## pwm_hw
module pwm_hw(
input clk,      			 
input reset,  			     
input red,                   
input green,                 
input blue,                  
output [19:0] Red_High_HW,   
output [19:0] Red_Low_HW,    
output [19:0] Green_High_HW, 
output [19:0] Green_Low_HW,  
output [19:0] Blue_High_HW,  
output [19:0] Blue_Low_HW    
             );
clock: 1.37 ns
lec_check: 0
abc_area: 1
cap_margin: 20
core_aspect_ratio: 1.35
core_margin: 2
core_utilization: 67
cts_cluster_diameter: 268
cts_cluster_size: 95
place_density: 0.4
slew_margin: 20
run.sh (not shown) runs the stock make flow with config.mk's settings and CLKGATE_MAP_FILE=.
The starting point finished but failed the layout checks on setup timing.
Next try:
- ABC_AREA: 1 -> unset
- CORE_ASPECT_RATIO: 1.35 -> unset
- CORE_UTILIZATION: 67 -> 33
- CTS_CLUSTER_DIAMETER: 268 -> unset
- CTS_CLUSTER_SIZE: 95 -> unset
- PLACE_DENSITY: 0.4 -> 0.6
- clock period: 1.37 -> 1.79 ns (I/O delays scaled with it)
The new run finished clean.
Via count fell by 29%.
Routed wire length drops by 32%.
Cell area is higher by 5.9%.
Utilization went down by 45 points.
Sequential power drops by 30%.
Next try:
- CORE_UTILIZATION: 33 -> 64
- clock period: 1.79 -> 1.55 ns (I/O delays scaled with it)
What happened: With this change the flow reached the layout checks and failed them: setup timing; worst hold slack gets worse by 0.023 ns; cell count came out lower by roughly a tenth; critical path depth goes up by 3; register-to-register slack got worse by 0.19 ns; sequential cell count is unchanged.
Next try:
- ABC_AREA: unset -> 1
- CORE_ASPECT_RATIO: unset -> 0.5
- CTS_CLUSTER_DIAMETER: unset -> 222
- CTS_CLUSTER_SIZE: unset -> 100
- TNS_END_PERCENT: unset -> 10
- clock period: 1.55 -> 1.01 ns (I/O delays scaled with it)
This time the run died in clock tree synthesis.
Die area went down by 1.7%.
Synthesized area went down by 2.2%.
Synthesized cell count went up by 30%.

== job 101 ==
pwm_hw again, from the RTL that the note above started with.
make LEC_CHECK=0 CAP_MARGIN=20 CORE_MARGIN=2 CORE_UTILIZATION=68 CTS_CLUSTER_DIAMETER=25 CTS_CLUSTER_SIZE=33 SETUP_SLACK_MARGIN=0.46 SLEW_MARGIN=20 finish   # period 1.73 ns
Job 101 is listed as incomplete: the tool reported an error in clock tree synthesis (4_1_cts) and the run ended there.
> inputs changed (job 101 -> job 102)
--- a/flow/config.mk
+++ b/flow/config.mk
@@ -9,6 +9,4 @@
 export CORE_MARGIN = 2
-export CORE_UTILIZATION = 68
-export CTS_CLUSTER_DIAMETER = 25
-export CTS_CLUSTER_SIZE = 33
-export SETUP_SLACK_MARGIN = 0.46
+export CORE_UTILIZATION = 40
+export PLACE_DENSITY = 0.6
 export SLEW_MARGIN = 20
==> flow/constraint.sdc <==
create_clock -name core_clock -period 1.79 [get_ports {clk}]
set_input_delay 0.3580 -clock core_clock [delete_from_list [all_inputs] [get_ports {clk}]]
set_output_delay 0.3580 -clock core_clock [all_outputs]
set_load 0.01 [all_outputs]
## What came out
The flow did not stop early for job 102: all stages ran, and the layout cleared the timing, design-rule and antenna checks. The effective utilization at floorplan of job 102 falls short of that of job 101 by 30 points. Job 102 vs. job 101: count of placed standard cells including taps went up; standard cell area after detailed placement has increased; full die area increased about 70%; worst setup slack before clock tree synthesis went up.
Input changes introduced in job 103 (baseline for comparison: job 102):
--- a/flow/config.mk
+++ b/flow/config.mk
@@ -9,3 +9,4 @@
 export CORE_MARGIN = 2
-export CORE_UTILIZATION = 40
+export CORE_UTILIZATION = 64
+export CTS_CLUSTER_SIZE = 31
 export PLACE_DENSITY = 0.6
==> flow/constraint.sdc <==
create_clock -name core_clock -period 1.55 [get_ports {clk}]
set_input_delay 0.3100 -clock core_clock [delete_from_list [all_inputs] [get_ports {clk}]]
set_output_delay 0.3100 -clock core_clock [all_outputs]
set_load 0.01 [all_outputs]
[flow] job 103 | stages: complete | final checks: fail | reason: negative setup slack. The run showing the greater sequential portion of the cell area is job 103. Design area: job 102 vs job 103, no meaningful difference. When the final numbers for job 102 and job 103 were put side by side, the standard cell core area turned out to be smaller in job 103.
For job 104, these inputs were changed with respect to job 103:
--- a/flow/config.mk
+++ b/flow/config.mk
@@ -7,2 +7,3 @@
 export LEC_CHECK = 0
+export ABC_AREA = 1
 export CAP_MARGIN = 20
@@ -10,3 +11,2 @@
 export CORE_UTILIZATION = 64
-export CTS_CLUSTER_SIZE = 31
 export PLACE_DENSITY = 0.6
==> flow/constraint.sdc <==
create_clock -name core_clock -period 2.43 [get_ports {clk}]
set_input_delay 0.4860 -clock core_clock [delete_from_list [all_inputs] [get_ports {clk}]]
set_output_delay 0.4860 -clock core_clock [all_outputs]
set_load 0.01 [all_outputs]
Results
Re share of cell area taken by multi-input logic gates: job 104 is 3.7 points down on job 103. Summary of the comparison: clock tree buffer count of the final layout is lower in job 104, relative to job 103. In the route summary, job 104 ends up with a via count exceeding that of job 103. Job 104 vs job 103 on placed instance count: job 104 is the higher one. Job 104: flow completed, timing, DRC and antenna clean. Job 103 reports its cell at the slowest stage of the critical path as or4_4 while job 104 reports clkdlybuf4s50_1. Synthesized cell count, job 104 and job 103, higher one = job 104. Relative to job 103, the data required time at the worst endpoint of job 104 is higher by 0.03 ns.

pwm_hw again, from the RTL that the note above started with.
Settings: LEC_CHECK=0, ABC_AREA=1, CAP_MARGIN=20, CORE_MARGIN=2, CORE_UTILIZATION=72, CTS_CLUSTER_DIAMETER=222, CTS_CLUSTER_SIZE=100, PLACE_DENSITY=0.4, SLEW_MARGIN=20; clock period 1.36 ns.
The starting point stopped in 5_1_grt (DPL-0038).
==> next run, changes <==
Settings changed: ABC_AREA 1 to default, CTS_CLUSTER_DIAMETER 222 to 363, CTS_CLUSTER_SIZE 100 to 33, PLACE_DENSITY 0.4 to default.
Clock period 1.36 ns to 1.69 ns, I/O delays scaled along.
Result: With this change the flow did not get past 4_1_cts on DPL-0033. Synthesized area goes up by about 2.3%. Synthesized cell count goes down by about 23%. Die size goes up by about 2.2%.
==> next run, changes <==
Settings changed: CTS_CLUSTER_DIAMETER 363 to default, CTS_CLUSTER_SIZE 33 to 21, HOLD_SLACK_MARGIN from default to -0.09, PLACE_DENSITY from default to 0.6.
Clock period 1.69 ns to 1.55 ns, I/O delays scaled along.
What happened:
- The new run stopped in 4_1_cts with DPL-0038
- die area stays the same
- synthesized cell count is unchanged
- synthesized area is unchanged
==> next run, changes <==
Settings changed: CORE_UTILIZATION 72 to 40, CTS_CLUSTER_SIZE 21 to default, HOLD_SLACK_MARGIN -0.09 to default.
Clock period 1.55 ns to 2.0 ns, I/O delays scaled along.
What happened: The new run passed the timing, design-rule and antenna checks. Synthesized area stays the same. Die size came out higher by 76%. Synthesized cell count stays the same.
No activity file was given, so power comes from the tool's default toggle rates.
